// axi_timer_counter_top
module axi_timer_counter_top #(
  parameter AXI_ADDR_BW_p = 12     
) (
  input logic  clk,
  input logic  rst_n,
  input logic [AXI_ADDR_BW_p-1:0] i_axi_awaddr,
  input logic  i_axi_awvalid,
  input logic [31:0] i_axi_wdata,
  input logic i_axi_wvalid,
  input logic i_axi_bready,
  input logic [AXI_ADDR_BW_p-1:0] i_axi_araddr,
  input logic i_axi_arvalid,
  input logic i_axi_rready,
  output logic o_axi_awready,
  output logic o_axi_wready,
  output logic [1:0] o_axi_bresp,
  output logic o_axi_bvalid,
  output logic o_axi_arready,
  output logic [31:0] o_axi_rdata,
  output logic [1:0] o_axi_rresp,
  output logic o_axi_rvalid,
  output logic o_cnt0_done,
  output logic o_cnt1_done
);
  logic s_cnt0_en;
  logic s_cnt0_reload;
  logic s_cnt0_count_up;
  logic [31:0] s_cnt0_load_value;
  logic [31:0] s_cnt0_compare_value;
  logic [31:0] s_cnt0_value;
  logic s_cnt1_en;
  logic s_cnt1_reload;
  logic s_cnt1_count_up;
  logic s_cnt1_src;
  logic [31:0] s_cnt1_load_value;
  logic [31:0] s_cnt1_compare_value;
  logic [31:0] s_cnt1_value;
  axi_timer #(
    .AXI_ADDR_BW_p ( AXI_ADDR_BW_p )
  ) axi_timer_inst (
    .clk                  ( clk                   ),
    .rst_n                ( rst_n                 ),
    .i_axi_awaddr         ( i_axi_awaddr          ),
    .i_axi_awvalid        ( i_axi_awvalid         ),
    .i_axi_wdata          ( i_axi_wdata           ),
    .i_axi_wvalid         ( i_axi_wvalid          ),
    .i_axi_bready         ( i_axi_bready          ),
    .i_axi_araddr         ( i_axi_araddr          ),
    .i_axi_arvalid        ( i_axi_arvalid         ),
    .i_axi_rready         ( i_axi_rready          ),
  ...
For scale: roughly 1600 cells after synthesis, ~290 flip-flops, ~110 I/O pins, about 15000 um^2 of cells after synthesis.
clock: 2.75 ns
lec_check: 0
cap_margin: 20
cell_pad_in_sites_detail_placement: 2
cell_pad_in_sites_global_placement: 0
core_aspect_ratio: 1.81
core_margin: 2
core_utilization: 29
cts_cluster_diameter: 396
gpl_routability_driven: 0
hold_slack_margin: -0.06
max_routing_layer: met4
place_density_lb_addon: 0.17
slew_margin: 20
tns_end_percent: 30
run.sh (not shown) runs the stock make flow with config.mk's settings and CLKGATE_MAP_FILE=.
The baseline finished with setup timing left.
Edit:
Settings changed: CELL_PAD_IN_SITES_GLOBAL_PLACEMENT 0 to 3, CORE_ASPECT_RATIO 1.81 to default, CORE_UTILIZATION 29 to 40, CTS_CLUSTER_DIAMETER 396 to default, GPL_ROUTABILITY_DRIVEN 0 to default, HOLD_SLACK_MARGIN -0.06 to default, MAX_ROUTING_LAYER met4 to default, PLACE_DENSITY_LB_ADDON 0.17 to default, TNS_END_PERCENT 30 to default.
Clock period 2.75 ns to 5.0 ns, I/O delays scaled along.
Now the flow passed the timing, DRC and antenna checks.
Core utilization goes up by 7.8 points.
Clock power is lower by about 37%.
Global-route usage climbs by 7.3 points.
Power is lower by 41%.
Setup slack improves by 1.3 ns.
Critical path depth shrinks by 1.
Maximum frequency came out lower by 25%.
Edit:
Settings changed: CELL_PAD_IN_SITES_DETAIL_PLACEMENT 2 to default, CELL_PAD_IN_SITES_GLOBAL_PLACEMENT 3 to default, CORE_UTILIZATION 40 to 70, PLACE_DENSITY from default to 0.38.
Clock period 5.0 ns to 3.34 ns, I/O delays scaled along.
Effect: The new run ran to the end with no violations; final area hardly moves; non-clock buffer count grows by 41; via count grows by 1.5%; setup slack gets worse by 0.91 ns; global-route usage grows by 9.2 points; first-iteration DRC count grows by 49%; routed wire length shrinks by 21%; synthesized area does not change; total power grows by 40%; sequential cell count stays the same; synthesized cell count does not change.
Edit:
Settings changed: CAP_MARGIN 20 to 5, CTS_CLUSTER_DIAMETER from default to 234, CTS_CLUSTER_SIZE from default to 50, PLACE_DENSITY 0.38 to default, SETUP_SLACK_MARGIN from default to 0.74.
Clock period 3.34 ns to 2.59 ns, I/O delays scaled along.
The new run died in 5_1_grt. Area after synthesis stays the same. Synthesized cell count stays the same. Die size does not change.
Edit:
Settings changed: CAP_MARGIN 5 to 20, CORE_UTILIZATION 70 to 8, CTS_CLUSTER_DIAMETER 234 to default, CTS_CLUSTER_SIZE 50 to default, SETUP_SLACK_MARGIN 0.74 to default.
Clock period 2.59 ns to 5.91 ns, I/O delays scaled along.
Outcome: The changed run produced a clean layout. Synthesized area stays the same. Die area increases to 8.4 times its value. Synthesized cell count is unchanged.


Starting RTL as in the previous note.
clock: 2.32 ns
lec_check: 0
cap_margin: 20
core_margin: 2
core_utilization: 72
cts_cluster_diameter: 359
cts_cluster_size: 96
place_density: 0.43
slew_margin: 20
The baseline aborted during clock tree synthesis (4_1_cts), error DPL-0033.
Rerun with:
CORE_UTILIZATION = 30   (was 72)
CTS_CLUSTER_DIAMETER = unset   (was 359)
CTS_CLUSTER_SIZE = unset   (was 96)
PLACE_DENSITY = unset   (was 0.43)
clock period = 4.34 ns   (was 2.32 ns; I/O delays follow)
Effect: The new run ran to the end with no violations. Die size goes up by 140%. Area after synthesis does not change. Synthesized cell count is unchanged.
Rerun with:
CORE_UTILIZATION = 52   (was 30)
clock period = 3.81 ns   (was 4.34 ns; I/O delays follow)
=> Routed wire length goes down by 3.6%; die area falls by 42%; sequential power grows by 14%; total power rises by 17%; first-iteration DRC count grows by 30%; flip-flop count does not change; synthesized area does not change; setup slack loses 400 ps; sequential share of layout area is about the same; utilization went up by 27 points; final cell count drops by 11%.
Rerun with:
CORE_UTILIZATION = 62   (was 52)
CTS_CLUSTER_SIZE = 100   (was unset)
clock period = 3.35 ns   (was 3.81 ns; I/O delays follow)
What happened: Power grows by 12%; utilization went up by 12 points; clock power goes up by 9.8%.


## run 1
axi_timer_counter_top again, from the RTL that the note above started with.
## axi_timer_counter_top
module axi_timer_counter_top #(
  parameter AXI_ADDR_BW_p = 12     
) (
  input logic  clk,
  input logic  rst_n,
  input logic [AXI_ADDR_BW_p-1:0] i_axi_awaddr,
  input logic  i_axi_awvalid,
  input logic [31:0] i_axi_wdata,
  input logic i_axi_wvalid,
  input logic i_axi_bready,
  input logic [AXI_ADDR_BW_p-1:0] i_axi_araddr,
  input logic i_axi_arvalid,
  input logic i_axi_rready,
  output logic o_axi_awready,
  output logic o_axi_wready,
  output logic [1:0] o_axi_bresp,
  output logic o_axi_bvalid,
  output logic o_axi_arready,
  output logic [31:0] o_axi_rdata,
  output logic [1:0] o_axi_rresp,
  output logic o_axi_rvalid,
  output logic o_cnt0_done,
  output logic o_cnt1_done
);
  logic s_cnt0_en;
  logic s_cnt0_reload;
  logic s_cnt0_count_up;
  logic [31:0] s_cnt0_load_value;
  logic [31:0] s_cnt0_compare_value;
  logic [31:0] s_cnt0_value;
  logic s_cnt1_en;
  logic s_cnt1_reload;
  logic s_cnt1_count_up;
  logic s_cnt1_src;
  logic [31:0] s_cnt1_load_value;
  logic [31:0] s_cnt1_compare_value;
  logic [31:0] s_cnt1_value;
  axi_timer #(
    .AXI_ADDR_BW_p ( AXI_ADDR_BW_p )
  ) axi_timer_inst (
    .clk                  ( clk                   ),
    .rst_n                ( rst_n                 ),
    .i_axi_awaddr         ( i_axi_awaddr          ),
    .i_axi_awvalid        ( i_axi_awvalid         ),
    .i_axi_wdata          ( i_axi_wdata           ),
    .i_axi_wvalid         ( i_axi_wvalid          ),
    .i_axi_bready         ( i_axi_bready          ),
    .i_axi_araddr         ( i_axi_araddr          ),
    .i_axi_arvalid        ( i_axi_arvalid         ),
    .i_axi_rready         ( i_axi_rready          ),
    .o_axi_awready        ( o_axi_awready         ),
    .o_axi_wready         ( o_axi_wready          ),
    .o_axi_bresp          ( o_axi_bresp           ),
    .o_axi_bvalid         ( o_axi_bvalid          ),
    .o_axi_arready        ( o_axi_arready         ),
    .o_axi_rdata          ( o_axi_rdata           ),
    .o_axi_rresp          ( o_axi_rresp           ),
    .o_axi_rvalid         ( o_axi_rvalid          ),
    .o_cnt0_en            ( s_cnt0_en             ),
    .o_cnt0_reload        ( s_cnt0_reload         ),
    .o_cnt0_count_up      ( s_cnt0_count_up       ),
  ...
Settings: LEC_CHECK=0, CAP_MARGIN=20, CORE_ASPECT_RATIO=0.5, CORE_MARGIN=2, CORE_UTILIZATION=72, CTS_CLUSTER_DIAMETER=296, CTS_CLUSTER_SIZE=96, PLACE_DENSITY=0.43, SETUP_SLACK_MARGIN=0.69, SLEW_MARGIN=20, TNS_END_PERCENT=5; clock period 2.32 ns.
Run status, run 1: aborted in global routing, error GRT-0232
Input-level comparison between run 2 and run 1:
Settings: removing PLACE_DENSITY (formerly 0.43); removing CORE_ASPECT_RATIO (formerly 0.5); removing SETUP_SLACK_MARGIN (formerly 0.69); removing TNS_END_PERCENT (formerly 5); removing CTS_CLUSTER_SIZE (formerly 96); changing CORE_UTILIZATION from 72 to 40; removing CTS_CLUSTER_DIAMETER (formerly 296); changing the clock period (ns, I/O delays scaled along) from 2.32 to 4.34.
==> comparison <==
- Run 2 completed end to end with timing, DRC and antenna clean.
- Core footprint (run 2 / run 1): 1.8
- Simple-gate portion of the synthesized area came out exactly the same in run 2 and run 1.
- From run 1 to run 2 the numbers moved as follows: count of standard-cell rows now sits higher, die span in x now sits lower, die area now sits higher.
- [compare] base=run 1 new=run 2: last weighted congestion value of the routability-driven placer fell about 20%, number of placed cells counting well taps now sits lower.
The following lists how run 3 was set up differently from run 2:
Settings: changing CORE_UTILIZATION from 40 to 70; setting CORE_ASPECT_RATIO to 1.49 for the first time; changing the clock period (ns, I/O delays scaled along) from 4.34 to 5.0.
Run 3 went all the way through the flow, and no timing, DRC or antenna check failed.
Comparing final non-filler cell total for run 2 and run 3, the smaller number came from run 3.
Critical path depth in run 3 is 1 lower than in run 2
Looking at count of buffer and inverter cells on the critical path, run 3 sits 1 below run 2.
Going from run 2 to run 3, the pre-CTS setup slack was found to have gone up by 0.40 ns.
Edits applied to the flow inputs when going from run 3 to run 4:
Settings: an added SETUP_SLACK_MARGIN of 0.88; an added CTS_CLUSTER_SIZE of 31; a deleted CORE_ASPECT_RATIO that had been 1.49; a change of the clock period (ns, I/O delays scaled along) from 5.0 to 3.1.
### Flow results
Run 4 got as far as global routing, where a tool error ended the run.
Post-placement cell area (run 4 over run 3): increase, 4.8%
The sum of net half-perimeters after detailed placement of run 4 exceeds that of run 3 by 6.3%.
Relative to run 3, the post-CTS resize count of run 4 is higher by 187.
As far as number of standard cells after synthesis goes, run 3 and run 4 are indistinguishable; the numbers are identical.
Summary of run 4 over run 3: area of the die closely matched the old numbers, standard-cell row count has decreased.
Overall die height sits lower in run 4 than in run 3.
Measured against run 4, the number of buffers added by the clock tree synthesis step of run 3 comes out at 0.903 times the reference value.
Width of the die in run 4 is 27 µm above run 3.
Going from run 3 to run 4, the number of placed instances, taps included was found to have gone up by 61.
| placeable core region | run 3 vs run 4 | ≈ equal |


Starting RTL as in the previous note.
Settings: LEC_CHECK=0, ABC_AREA=0, CAP_MARGIN=20, CELL_PAD_IN_SITES_DETAIL_PLACEMENT=0, CELL_PAD_IN_SITES_GLOBAL_PLACEMENT=0, CORE_MARGIN=2, CORE_UTILIZATION=71, CTS_CLUSTER_SIZE=22, GPL_ROUTABILITY_DRIVEN=1, HOLD_SLACK_MARGIN=0.3, MAX_ROUTING_LAYER=met5, PLACE_DENSITY=0.66, SLEW_MARGIN=5, TNS_END_PERCENT=85; clock period 5.54 ns.
Rerun with:
ABC_AREA = 1   (was 0)
CORE_UTILIZATION = 72   (was 71)
CTS_CLUSTER_SIZE = 54   (was 22)
GPL_ROUTABILITY_DRIVEN = 0   (was 1)
PLACE_DENSITY = not set   (was 0.66)
PLACE_DENSITY_LB_ADDON = 0.08   (was not set)
clock period = 2.85 ns   (was 5.54 ns; I/O delays follow)
Total power rises by 99%.
Hold slack loses 0.028 ns.
Combinational power climbs to 2.6 times its value.
Setup slack is worse by 1.5 ns.
Synthesized cell count came out higher by 58%.
Count of clock-buffer cells in the layout is lower by 4.
Rerun with:
PLACE_DENSITY_LB_ADDON = 0.04   (was 0.08)
SLEW_MARGIN = 40   (was 5)
clock period = 2.45 ns   (was 2.85 ns; I/O delays follow)
=> First-iteration DRC count rose by 16%. Global-route usage rose by 1.4 points. Total power rose by 17%. Worst setup slack loses 0.024 ns. Clock power rose by 17%.
Rerun with:
ABC_AREA = 0   (was 1)
CORE_MARGIN = 9   (was 2)
CORE_UTILIZATION = 68   (was 72)
GPL_ROUTABILITY_DRIVEN = 1   (was 0)
PLACE_DENSITY = 0.66   (was not set)
PLACE_DENSITY_LB_ADDON = not set   (was 0.04)
SLEW_MARGIN = 5   (was 40)
clock period = 5.54 ns   (was 2.45 ns; I/O delays follow)
Outcome:
- The changed run passed the timing, DRC and antenna checks
- global-route usage falls by 12 points
- critical path depth stays the same
- cell count falls by about 35%
- non-clock buffer count falls by 79
- worst hold slack improves by 0.16 ns
- via count falls by 27%
- die size rises by about 10%
- utilization falls by 5.7 points
- clock power falls by about 60%
- wire length falls by about 20%
- first-iteration DRC count falls by about 34%
Rerun with:
ABC_AREA = not set   (was 0)
CELL_PAD_IN_SITES_DETAIL_PLACEMENT = not set   (was 0)
CELL_PAD_IN_SITES_GLOBAL_PLACEMENT = not set   (was 0)
CORE_MARGIN = 2   (was 9)
CORE_UTILIZATION = 40   (was 68)
CTS_CLUSTER_SIZE = not set   (was 54)
GPL_ROUTABILITY_DRIVEN = not set   (was 1)
HOLD_SLACK_MARGIN = not set   (was 0.3)
MAX_ROUTING_LAYER = not set   (was met5)
PLACE_DENSITY = not set   (was 0.66)
SLEW_MARGIN = 20   (was 5)
TNS_END_PERCENT = not set   (was 85)
clock period = 3.51 ns   (was 5.54 ns; I/O delays follow)
=> Global-route usage shrinks by 7.1 points. Sequential share of layout area went down by 1.7 points. Non-clock buffer count climbs by 29. Final area came out higher by 4.7%. Worst setup slack loses 1.6 ns. Via count came out lower by 3.6%. Maximum frequency rose by 12%. First-iteration DRC count is lower by 30%. Combinational power goes up by 54%.
Rerun with:
clock period = 5.0 ns   (was 3.51 ns; I/O delays follow)
After rerunning:
- clock skew drops by 0.0037 ns
- combinational power fell by a quarter to a third
- power went down by a quarter to a third
- global-route usage goes down by 0.48 points
- clock-buffer cell count does not change
- flip-flop count stays the same
- synthesized area stays the same
- clock power drops by a quarter to a third


Starting RTL as in the previous note.
clock: 5.71 ns
lec_check: 0
abc_area: 1
cap_margin: 20
cell_pad_in_sites_detail_placement: 1
cell_pad_in_sites_global_placement: 2
core_aspect_ratio: 0.54
core_margin: 9
core_utilization: 19
cts_cluster_size: 31
gpl_routability_driven: 1
hold_slack_margin: 0.3
max_routing_layer: met4
place_density_lb_addon: 0.08
setup_slack_margin: 1.71
slew_margin: 5
tns_end_percent: 10
The first run ran to the end with no violations.
Next try:
==> flow/config.mk (replaced) <==
export PLATFORM = sky130hd
export DESIGN_NAME = axi_timer_counter_top
export DESIGN_NICKNAME = axi_timer_counter_top
export VERILOG_FILES = /design/flow/design.v
export SDC_FILE = /design/flow/constraint.sdc
export NUM_CORES = 4
export LEC_CHECK = 0
export CAP_MARGIN = 20
export CORE_MARGIN = 2
export CORE_UTILIZATION = 68
export CTS_CLUSTER_SIZE = 31
export SETUP_SLACK_MARGIN = 0.88
export SLEW_MARGIN = 20
==> flow/constraint.sdc (replaced) <==
create_clock -name core_clock -period 3.1 [get_ports {clk}]
set_input_delay 0.6200 -clock core_clock [delete_from_list [all_inputs] [get_ports {clk}]]
set_output_delay 0.6200 -clock core_clock [all_outputs]
set_load 0.01 [all_outputs]
Outcome: Now the flow never finished: it broke off in global routing on DPL-0038. Area after synthesis came out lower by 12%. Synthesized cell count came out lower by 37%. Die size came out lower by 77%.
Next try:
--- a/flow/config.mk
+++ b/flow/config.mk
@@ -8,6 +8,6 @@
 export CAP_MARGIN = 20
 export CORE_MARGIN = 2
-export CORE_UTILIZATION = 68
+export CORE_UTILIZATION = 71
 export CTS_CLUSTER_SIZE = 31
-export SETUP_SLACK_MARGIN = 0.88
+export PLACE_DENSITY_LB_ADDON = 0.11
 export SLEW_MARGIN = 20
==> flow/constraint.sdc (replaced) <==
create_clock -name core_clock -period 2.95 [get_ports {clk}]
set_input_delay 0.5900 -clock core_clock [delete_from_list [all_inputs] [get_ports {clk}]]
set_output_delay 0.5900 -clock core_clock [all_outputs]
set_load 0.01 [all_outputs]
Now the flow completed, yet does not pass: setup timing.
Die area drops by 4.1%.
Area after synthesis is unchanged.
Synthesized cell count does not change.
Next try:
--- a/flow/config.mk
+++ b/flow/config.mk
@@ -8,6 +8,6 @@
 export CAP_MARGIN = 20
 export CORE_MARGIN = 2
-export CORE_UTILIZATION = 71
-export CTS_CLUSTER_SIZE = 31
-export PLACE_DENSITY_LB_ADDON = 0.11
+export CORE_UTILIZATION = 69
+export CTS_CLUSTER_SIZE = 17
+export SETUP_SLACK_MARGIN = -0.25
 export SLEW_MARGIN = 20
==> flow/constraint.sdc (replaced) <==
create_clock -name core_clock -period 3.29 [get_ports {clk}]
set_input_delay 0.6580 -clock core_clock [delete_from_list [all_inputs] [get_ports {clk}]]
set_output_delay 0.6580 -clock core_clock [all_outputs]
set_load 0.01 [all_outputs]
Effect:
- The new run reached the layout checks and failed them: setup timing
- final area fell by roughly a tenth
- sequential cell count stays the same
- clock skew rose by 0.0079 ns
- non-clock buffer count fell by 92
- sequential power fell by roughly a tenth
Next try:
--- a/flow/config.mk
+++ b/flow/config.mk
@@ -6,8 +6,8 @@
 export NUM_CORES = 4
 export LEC_CHECK = 0
-export CAP_MARGIN = 20
+export CAP_MARGIN = 5
 export CORE_MARGIN = 2
 export CORE_UTILIZATION = 69
 export CTS_CLUSTER_SIZE = 17
-export SETUP_SLACK_MARGIN = -0.25
+export SETUP_SLACK_MARGIN = 0.74
 export SLEW_MARGIN = 20
==> flow/constraint.sdc (replaced) <==
create_clock -name core_clock -period 2.59 [get_ports {clk}]
set_input_delay 0.5180 -clock core_clock [delete_from_list [all_inputs] [get_ports {clk}]]
set_output_delay 0.5180 -clock core_clock [all_outputs]
set_load 0.01 [all_outputs]
Outcome: With this change the flow died in clock tree synthesis on DPL-0038. Area after synthesis is unchanged. Synthesized cell count stays the same. Die area stays the same.
Power is estimated from default activity; no workload was simulated.
